Setup of job 2133:
Design alu_design, start of the top module:
module alu_design #(parameter W = 16, parameter N = 4) ( 
  clock, reset, CE, INP_valid, MODE, CMD, OPA, OPB, CIN, ERR, RES, OV, COUT, G, L, E);
make LEC_CHECK=0 CAP_MARGIN=20 CORE_MARGIN=2 CORE_UTILIZATION=57 SETUP_SLACK_MARGIN=1.84 SLEW_MARGIN=20 finish   # period 6.33 ns
run.sh (not shown) runs the stock make flow with config.mk's settings and CLKGATE_MAP_FILE=.
The layout from job 2133, despite a flow that completed every stage, fails the layout checks, with the failing checks listed as setup timing.
#### Input delta (job 9631 over job 2133)
- setting PLACE_DENSITY to 0.84 for the first time
- setting HOLD_SLACK_MARGIN to -0.09 for the first time
- setting ABC_AREA to 1 for the first time
- changing CORE_UTILIZATION from 57 to 40
- setting CTS_CLUSTER_DIAMETER to 385 for the first time
- setting CTS_CLUSTER_SIZE to 94 for the first time
- removing SETUP_SLACK_MARGIN (formerly 1.84)
- changing the clock period (ns, I/O delays scaled along) from 6.33 to 8.3
## What came out
Looking at source of the critical timing path, the opa_r[1] result is from job 2133; the opb_r[6] one comes from job 9631. Number of gates resized after CTS: job 9631 and job 2133 compared, higher one is job 2133. Summary of job 2133 and job 9631: one run falls short of a clean finish, namely job 2133. Every stage of job 2133 finished as expected; the final checks, on the other hand, flagged setup timing, which means the layout fails. Job 2133 reports its worst-path cell with the longest stage delay as sky130_fd_sc_hd__fa_1 while job 9631 reports sky130_fd_sc_hd__inv_1. Job 9631 against job 2133; wire length of the first global-routing pass is down by a few percent. Job 2133 has higher layout overhead on the synthesized area than job 9631.
The following lists how job 3266 was set up differently from job 9631:
- MAX_ROUTING_LAYER: unset -> met4
- TNS_END_PERCENT: unset -> 95
- PLACE_DENSITY_LB_ADDON: unset -> 0.25
- SLEW_MARGIN: 20 -> 15
- ABC_AREA: 1 -> unset
- CORE_UTILIZATION: 40 -> 36
- CORE_ASPECT_RATIO: unset -> 1.72
- MIN_ROUTING_LAYER: unset -> met1
- HOLD_SLACK_MARGIN: -0.09 -> unset
- CTS_CLUSTER_DIAMETER: 385 -> 79
- CTS_CLUSTER_SIZE: 94 -> 98
- GPL_ROUTABILITY_DRIVEN: unset -> 1
- PLACE_DENSITY: 0.84 -> unset
- CAP_MARGIN: 20 -> 35
Findings:
- Looking at cell with the largest stage delay on the worst path, the sky130_fd_sc_hd__inv_1 result is from job 9631; the sky130_fd_sc_hd__fa_1 one comes from job 3266.
- The flop share of the area on job 3266 is in line with that on job 9631.
- Share of the cycle needed by the critical path after routing of job 9631 is on par with job 3266.
- Sort job 9631 and job 3266 by final design area excluding fillers desc -> top: job 9631
- Job 3266 against job 9631: number of tap cells inserted has increased, final worst slack has increased, arrival time of data at the critical path endpoint has decreased.
- Run comparison: job 3266 startpoint of the most critical setup path opa_r[0]; job 9631 startpoint of the most critical setup path opb_r[6]
Here is what was changed in the inputs of job 7055 compared with job 3266.
- HOLD_SLACK_MARGIN newly set to -0.09
- PLACE_DENSITY_LB_ADDON removed (was 0.25)
- MIN_ROUTING_LAYER removed (was met1)
- CORE_ASPECT_RATIO removed (was 1.72)
- CORE_UTILIZATION changed from 36 to 40
- GPL_ROUTABILITY_DRIVEN removed (was 1)
- CTS_CLUSTER_SIZE changed from 98 to 94
- CTS_CLUSTER_DIAMETER changed from 79 to 385
- ABC_AREA newly set to 1
- CAP_MARGIN changed from 35 to 20
- PLACE_DENSITY newly set to 0.37
- MAX_ROUTING_LAYER removed (was met4)
- SLEW_MARGIN changed from 15 to 20
- TNS_END_PERCENT removed (was 95)
==> comparison <==
- Die boundary width: job 7055 vs job 3266 up 27%
- The higher mux contribution to synthesized area came out of job 3266.
- Per the comparison of job 7055 with job 3266, die size lower; post-layout period usage of the worst path lower; non-clock buffer share of cell area lower; cell area after layout higher.
- Diff job 7055..job 3266 | sequential share of layout area | negligible
Changes in job 9853 relative to job 7055:
- a change of CTS_CLUSTER_SIZE from 94 to 99
- a change of SLEW_MARGIN from 20 to 40
- a change of CTS_CLUSTER_DIAMETER from 385 to 349
- a change of CORE_UTILIZATION from 40 to 72
- an added SETUP_SLACK_MARGIN of 1.52
- an added TNS_END_PERCENT of 5
- a change of CAP_MARGIN from 20 to 0
- a deleted HOLD_SLACK_MARGIN that had been -0.09
- a change of PLACE_DENSITY from 0.37 to 0.39
- a change of the clock period (ns, I/O delays scaled along) from 8.3 to 5.13
## What came out
The flow ended early for job 9853: it failed with a tool error in global routing. X dimension of the die is lower on job 9853. From job 7055 to job 9853, synthesized cell count did not move at all. Number of instances resized during post-cts repair, job 7055 and job 9853, higher one = job 9853. Job 9853 vs. job 7055: die span in y shows a reduction of about 25%; starting density of the core +33 points.

========
alu_design again, from the RTL that the note above started with.
clock: 5.92 ns
lec_check: 0
cap_margin: 20
core_margin: 2
core_utilization: 52
place_density: 0.6
slew_margin: 20
The baseline finished but failed the layout checks on setup timing.
Change:
--- a/flow/config.mk
+++ b/flow/config.mk
@@ -7,0 +8 @@
+export ABC_AREA = 1
@@ -10 +11,3 @@
-export CORE_UTILIZATION = 52
+export CORE_UTILIZATION = 68
+export CTS_CLUSTER_DIAMETER = 349
+export CTS_CLUSTER_SIZE = 99
@@ -12 +15,3 @@
-export SLEW_MARGIN = 20
+export SETUP_SLACK_MARGIN = 1.52
+export SLEW_MARGIN = 40
+export TNS_END_PERCENT = 5
==> flow/constraint.sdc (replaced) <==
create_clock -name core_clock -period 5.13 [get_ports {clock}]
set_input_delay 1.0260 -clock core_clock [delete_from_list [all_inputs] [get_ports {clock}]]
set_output_delay 1.0260 -clock core_clock [all_outputs]
set_load 0.01 [all_outputs]
After rerunning: This time the run did not get past global routing (5_1_grt). Synthesized cell count goes up by about 25%. Synthesized area goes up by 5.4%. Die area goes down by about 20%.
Change:
==> flow/config.mk (replaced) <==
export PLATFORM = sky130hd
export DESIGN_NAME = alu_design
export DESIGN_NICKNAME = alu_design
export VERILOG_FILES = /design/flow/design.v
export SDC_FILE = /design/flow/constraint.sdc
export NUM_CORES = 4
export LEC_CHECK = 0
export CAP_MARGIN = 20
export CELL_PAD_IN_SITES_DETAIL_PLACEMENT = 0
export CORE_MARGIN = 2
export CORE_UTILIZATION = 55
export CTS_CLUSTER_SIZE = 56
export GPL_ROUTABILITY_DRIVEN = 1
export HOLD_SLACK_MARGIN = 0.29
export MAX_ROUTING_LAYER = met5
export PLACE_DENSITY_LB_ADDON = 0.24
export SETUP_SLACK_MARGIN = 1.19
export SLEW_MARGIN = 20
==> flow/constraint.sdc (replaced) <==
create_clock -name core_clock -period 7.8 [get_ports {clock}]
set_input_delay 1.5600 -clock core_clock [delete_from_list [all_inputs] [get_ports {clock}]]
set_output_delay 1.5600 -clock core_clock [all_outputs]
set_load 0.01 [all_outputs]
This time the run produced a clean layout.
Die size came out higher by about a fifth.
Synthesized cell count came out lower by about a fifth.
Synthesized area came out lower by a few percent.
Change:
--- a/flow/config.mk
+++ b/flow/config.mk
@@ -11,2 +11,3 @@
-export CORE_UTILIZATION = 55
-export CTS_CLUSTER_SIZE = 56
+export CORE_UTILIZATION = 17
+export CTS_CLUSTER_DIAMETER = 175
+export CTS_CLUSTER_SIZE = 92
@@ -16,2 +17,2 @@
-export PLACE_DENSITY_LB_ADDON = 0.24
-export SETUP_SLACK_MARGIN = 1.19
+export PLACE_DENSITY = 0.78
+export SETUP_SLACK_MARGIN = 0.04
@@ -18,0 +20 @@
+export TNS_END_PERCENT = 5
Effect: The new run finished with timing, DRC and antenna clean. Global-route usage came out lower by 34 points. Sequential share of layout area hardly moves. Final cell count came out higher by 31%. Worst setup slack degrades by 0.17 ns. Area after synthesis stays the same. Via count came out lower by 4.7%. Register-to-register slack degrades by 0.17 ns. Critical path depth is unchanged.

========
== build 25 ==
The RTL this note starts from:
==> flow/design.v <==
module alu_design #(parameter W = 16, parameter N = 4) ( 
  clock, reset, CE, INP_valid, MODE, CMD, OPA, OPB, CIN, ERR, RES, OV, COUT, G, L, E);
  input clock;
  input reset;
  input CE;                     
  input [1:0] INP_valid;       
  input MODE;                  
  input [N-1:0] CMD;           
  input [W-1:0] OPA;           
  input [W-1:0] OPB;           
  input CIN;                   
  output reg ERR;              
  output reg [2*W-1:0] RES;    
  output reg OV;               
  output reg COUT;             
  output reg G;                
  output reg L;                
  output reg E;                
parameter SHIFT_W = $clog2(W);
reg [W-1:0] opa_r, opb_r;
reg [N-1:0] cmd_r;
reg [1:0] valid_r;
reg mode_r, cin_r;
reg [2*W - 1:0] res_comb;
reg cout_comb, ov_comb, g_comb, l_comb, e_comb, err_comb;
reg [SHIFT_W-1:0] shift_amount;
always @(posedge clock or posedge reset) begin
  if (reset) begin
    opa_r   <= 0;
    opb_r   <= 0;
    cmd_r   <= 0;
    valid_r <= 0;
    mode_r  <= 0;
    cin_r   <= 0;
  end else if (CE) begin
    opa_r   <= OPA;
    opb_r   <= OPB;
    cmd_r   <= CMD;
    valid_r <= INP_valid;
    mode_r  <= MODE;
    cin_r   <= CIN;
  end
end
always @(*) begin
  res_comb  = 0;
  cout_comb = 0;
  ov_comb   = 0;
  g_comb    = 0;
  l_comb    = 0;
  e_comb    = 0;
  err_comb  = 0;
  shift_amount = 0;
  if (mode_r) begin  
    case (valid_r)
      2'b01: begin  
        case (cmd_r)
          4'b0100: begin
            res_comb  = opa_r + 1;
            cout_comb = res_comb[W];
          end
          4'b0101: begin
            res_comb = opa_r - 1;
            ov_comb  = res_comb[W];
          end
          default: err_comb = 1;
        endcase
      end
      2'b10: begin  
        case (cmd_r)
          4'b0110: begin
            res_comb  = {{W{1'b0}}, opb_r + 1};
            cout_comb = res_comb[W];
          end
          4'b0111: begin
            res_comb = {{W{1'b0}}, opb_r - 1};
            ov_comb  = res_comb[W];
          end
          default: err_comb = 1;
        endcase
      end
      2'b11: begin  
        case (cmd_r)
          4'b0000: begin
            res_comb = opa_r + opb_r;
            cout_comb = res_comb[W];
          end
          4'b0001: begin
            res_comb = opa_r - opb_r;
            ov_comb = (opa_r < opb_r);
          end
          4'b0010: begin
            res_comb = opa_r + opb_r + cin_r;
            cout_comb = res_comb[W];
          end
          4'b0011: begin
            res_comb = opa_r - opb_r - cin_r;
            ov_comb = (opa_r < (opb_r + cin_r));
          end
          4'b1000: begin  
            if (opa_r == opb_r) begin
              e_comb = 1;
              g_comb = 0;
              l_comb = 0;
            end
            else if (opa_r > opb_r) begin
              e_comb = 0;
              g_comb = 1;
              l_comb = 0;
            end
            else begin
              e_comb = 0;
              g_comb = 0;
              l_comb = 1;
            end
          end
          4'b1001:   res_comb = (opa_r + 1) * (opb_r + 1);
          4'b1010: res_comb = (opa_r << 1) * opb_r;
          4'b1011: begin  
                   res_comb = $signed(opa_r) + $signed(opb_r);
                   ov_comb = (($signed(opa_r) > 0 && $signed(opb_r) > 0 && $signed(res_comb[W-1:0]) <= 0) ||
                             ($signed(opa_r) < 0 && $signed(opb_r) < 0 && $signed(res_comb[W-1:0]) >= 0));
                  if ($signed(opa_r) == $signed(opb_r)) begin
                    e_comb = 1;
                    g_comb = 0;
                    l_comb = 0;
                  end
                  else if ($signed(opa_r) > $signed(opb_r)) begin
                    e_comb = 0;
                    g_comb = 1;
                    l_comb = 0;
                  end
                  else begin
                    e_comb = 0;
                    g_comb = 0;
                    l_comb = 1;
                  end
          end
          4'b1100: begin  
                   res_comb = $signed(opa_r) - $signed(opb_r);
                   ov_comb = (($signed(opa_r) >= 0 && $signed(opb_r) < 0 && $signed(res_comb[W-1:0]) < 0) ||
                             ($signed(opa_r) < 0 && $signed(opb_r) >= 0 && $signed(res_comb[W-1:0]) >= 0));
                   if ($signed(opa_r) == $signed(opb_r)) begin
                     e_comb = 1;
                     g_comb = 0;
                     l_comb = 0;
                   end
                   else if ($signed(opa_r) > $signed(opb_r)) begin
                     e_comb = 0;
                     g_comb = 1;
                     l_comb = 0;
                   end
                   else begin
                     e_comb = 0;
                     g_comb = 0;
                     l_comb = 1;
                  end
          end
          default: err_comb = 1;
        endcase
      end
      default: err_comb = 1;
    endcase
  end else begin  
    case (valid_r)
      2'b01: begin  
        case (cmd_r)
          4'b0110:   res_comb = {{W{1'b0}}, ~opa_r};
          4'b1000:  res_comb = {{W{1'b0}}, opa_r >> 1};
          4'b1001:  res_comb = {{W{1'b0}}, opa_r << 1};
          default: err_comb = 1;
        endcase
      end
      2'b10: begin  
        case (cmd_r)
          4'b0111:   res_comb = {{W{1'b0}}, ~opb_r};
          4'b1010:  res_comb = {{W{1'b0}}, opb_r >> 1};
          4'b1011:  res_comb = {{W{1'b0}}, opb_r << 1};
          default: err_comb = 1;
        endcase
      end
      2'b11: begin  
        case (cmd_r)
          4'b0000:   res_comb = {{W{1'b0}}, opa_r & opb_r};
          4'b0001:  res_comb = {{W{1'b0}}, ~(opa_r & opb_r)};
          4'b0010:    res_comb = {{W{1'b0}}, opa_r | opb_r};
          4'b0011:   res_comb = {{W{1'b0}}, ~(opa_r | opb_r)};
          4'b0100:   res_comb = {{W{1'b0}}, opa_r ^ opb_r};
          4'b0101:  res_comb = {{W{1'b0}}, ~(opa_r ^ opb_r)};
          4'b1100: begin  
            if (|opb_r[W-1:SHIFT_W+1])   
              err_comb = 1;
            else begin
              shift_amount = opb_r[SHIFT_W-1:0];
              res_comb = {{W{1'b0}}, (opa_r << shift_amount) | (opa_r >> (W - shift_amount))};
            end
          end
          4'b1101: begin  
            if (|opb_r[W-1:SHIFT_W+1])   
              err_comb = 1;
            else begin
              shift_amount = opb_r[SHIFT_W-1:0];
              res_comb = {{W{1'b0}}, (opa_r >> shift_amount) | (opa_r << (W - shift_amount))};
            end
          end
          default: err_comb = 1;
        endcase
      end
      default: err_comb = 1;
    endcase
  end
end
always @(posedge clock or posedge reset) begin
  if (reset) begin
    RES  <= 0;
    COUT <= 0;
    OV   <= 0;
    G    <= 0;
    L    <= 0;
    E    <= 0;
    ERR  <= 0;
  end else if (CE) begin
    RES  <= res_comb;
    COUT <= cout_comb;
    OV   <= ov_comb;
    G    <= g_comb;
    L    <= l_comb;
    E    <= e_comb;
    ERR  <= err_comb;
  end
end
endmodule
Settings: LEC_CHECK=0, ABC_AREA=1, CAP_MARGIN=20, CORE_ASPECT_RATIO=0.5, CORE_MARGIN=2, CORE_UTILIZATION=40, CTS_CLUSTER_DIAMETER=385, CTS_CLUSTER_SIZE=94, HOLD_SLACK_MARGIN=-0.09, PLACE_DENSITY=0.43, SLEW_MARGIN=20; clock period 8.3 ns.
Build 25 ended with every stage complete and zero timing, DRC or antenna violations.
### build 25 -> build 23
Settings: CORE_ASPECT_RATIO now 1.37, was 0.5; MIN_ROUTING_LAYER now met2, previously not set; HOLD_SLACK_MARGIN no longer set, was -0.09; CORE_UTILIZATION now 15, was 40; GPL_TIMING_DRIVEN now 0, previously not set; SETUP_SLACK_MARGIN now 0.43, previously not set; CELL_PAD_IN_SITES_DETAIL_PLACEMENT now 1, previously not set; GPL_ROUTABILITY_DRIVEN now 1, previously not set; TNS_END_PERCENT now 90, previously not set; PLACE_DENSITY no longer set, was 0.43; MAX_ROUTING_LAYER now met4, previously not set; CELL_PAD_IN_SITES_GLOBAL_PLACEMENT now 3, previously not set; CTS_CLUSTER_DIAMETER no longer set, was 385; CTS_CLUSTER_SIZE now 96, was 94; CORE_MARGIN now 8, was 2.
--- outcome ---
Re number of cells on the worst reg-to-reg path: build 25 was higher than build 23.
Looking at all-layer global routing usage, build 23 sits 4.8 points below build 25.
Relative to build 25, number of placed instances with taps included has increased by 31% in build 23.
#### Input delta (build 36 over build 23)
Settings: a deleted CORE_ASPECT_RATIO that had been 1.37; an added PLACE_DENSITY_LB_ADDON of 0.24; a change of MAX_ROUTING_LAYER from met4 to met5; a deleted GPL_TIMING_DRIVEN that had been 0; an added HOLD_SLACK_MARGIN of 0.29; a change of SETUP_SLACK_MARGIN from 0.43 to 1.19; a change of GPL_ROUTABILITY_DRIVEN from 1 to 0; a change of CTS_CLUSTER_SIZE from 96 to 56; a deleted ABC_AREA that had been 1; a change of CORE_MARGIN from 8 to 2; a deleted MIN_ROUTING_LAYER that had been met2; a deleted CELL_PAD_IN_SITES_GLOBAL_PLACEMENT that had been 3; a change of CORE_UTILIZATION from 15 to 17; a deleted TNS_END_PERCENT that had been 90; a change of the clock period (ns, I/O delays scaled along) from 8.3 to 7.8.
--- outcome ---
- Wire length of the first global-routing pass of build 36 falls short of that of build 23 by more than a quarter.
- Compared with build 23, in build 36 count of TritonRoute iterations in the first routing pass picked up an extra 2; clock period minus worst slack -420 ps; achievable frequency went up; count of clock buffers in the final design comparable; design area lower.
Modified inputs, build 22 compared to build 36
Settings: clearing CTS_CLUSTER_SIZE, which used to be 56; clearing HOLD_SLACK_MARGIN, which used to be 0.29; swapping 1.19 for -0.61 in SETUP_SLACK_MARGIN; clearing GPL_ROUTABILITY_DRIVEN, which used to be 0; putting TNS_END_PERCENT at 5 where nothing was set; clearing MAX_ROUTING_LAYER, which used to be met5; swapping 17 for 65 in CORE_UTILIZATION; clearing PLACE_DENSITY_LB_ADDON, which used to be 0.24; clearing CELL_PAD_IN_SITES_DETAIL_PLACEMENT, which used to be 1; swapping 7.8 for 6.33 in the clock period (ns, I/O delays scaled along).
==> comparison <==
- Although build 22 finished all stages, its layout failed final checks on negative setup slack.
- Build 36 finished every step from synthesis to the final layout, and the layout passed the timing, DRC and antenna checks.
- Worst-case reg-to-reg path depth in build 22 is 3.4% higher than in build 36
- In build 22, the layout overhead on the synthesized area came out 10 points below the value in build 36.
- Compared with build 36, build 22 shows a lower placement-stage cell area.
- The worst hold-check slack reported for build 22 is greater than that of build 36 by 9.5 ps.
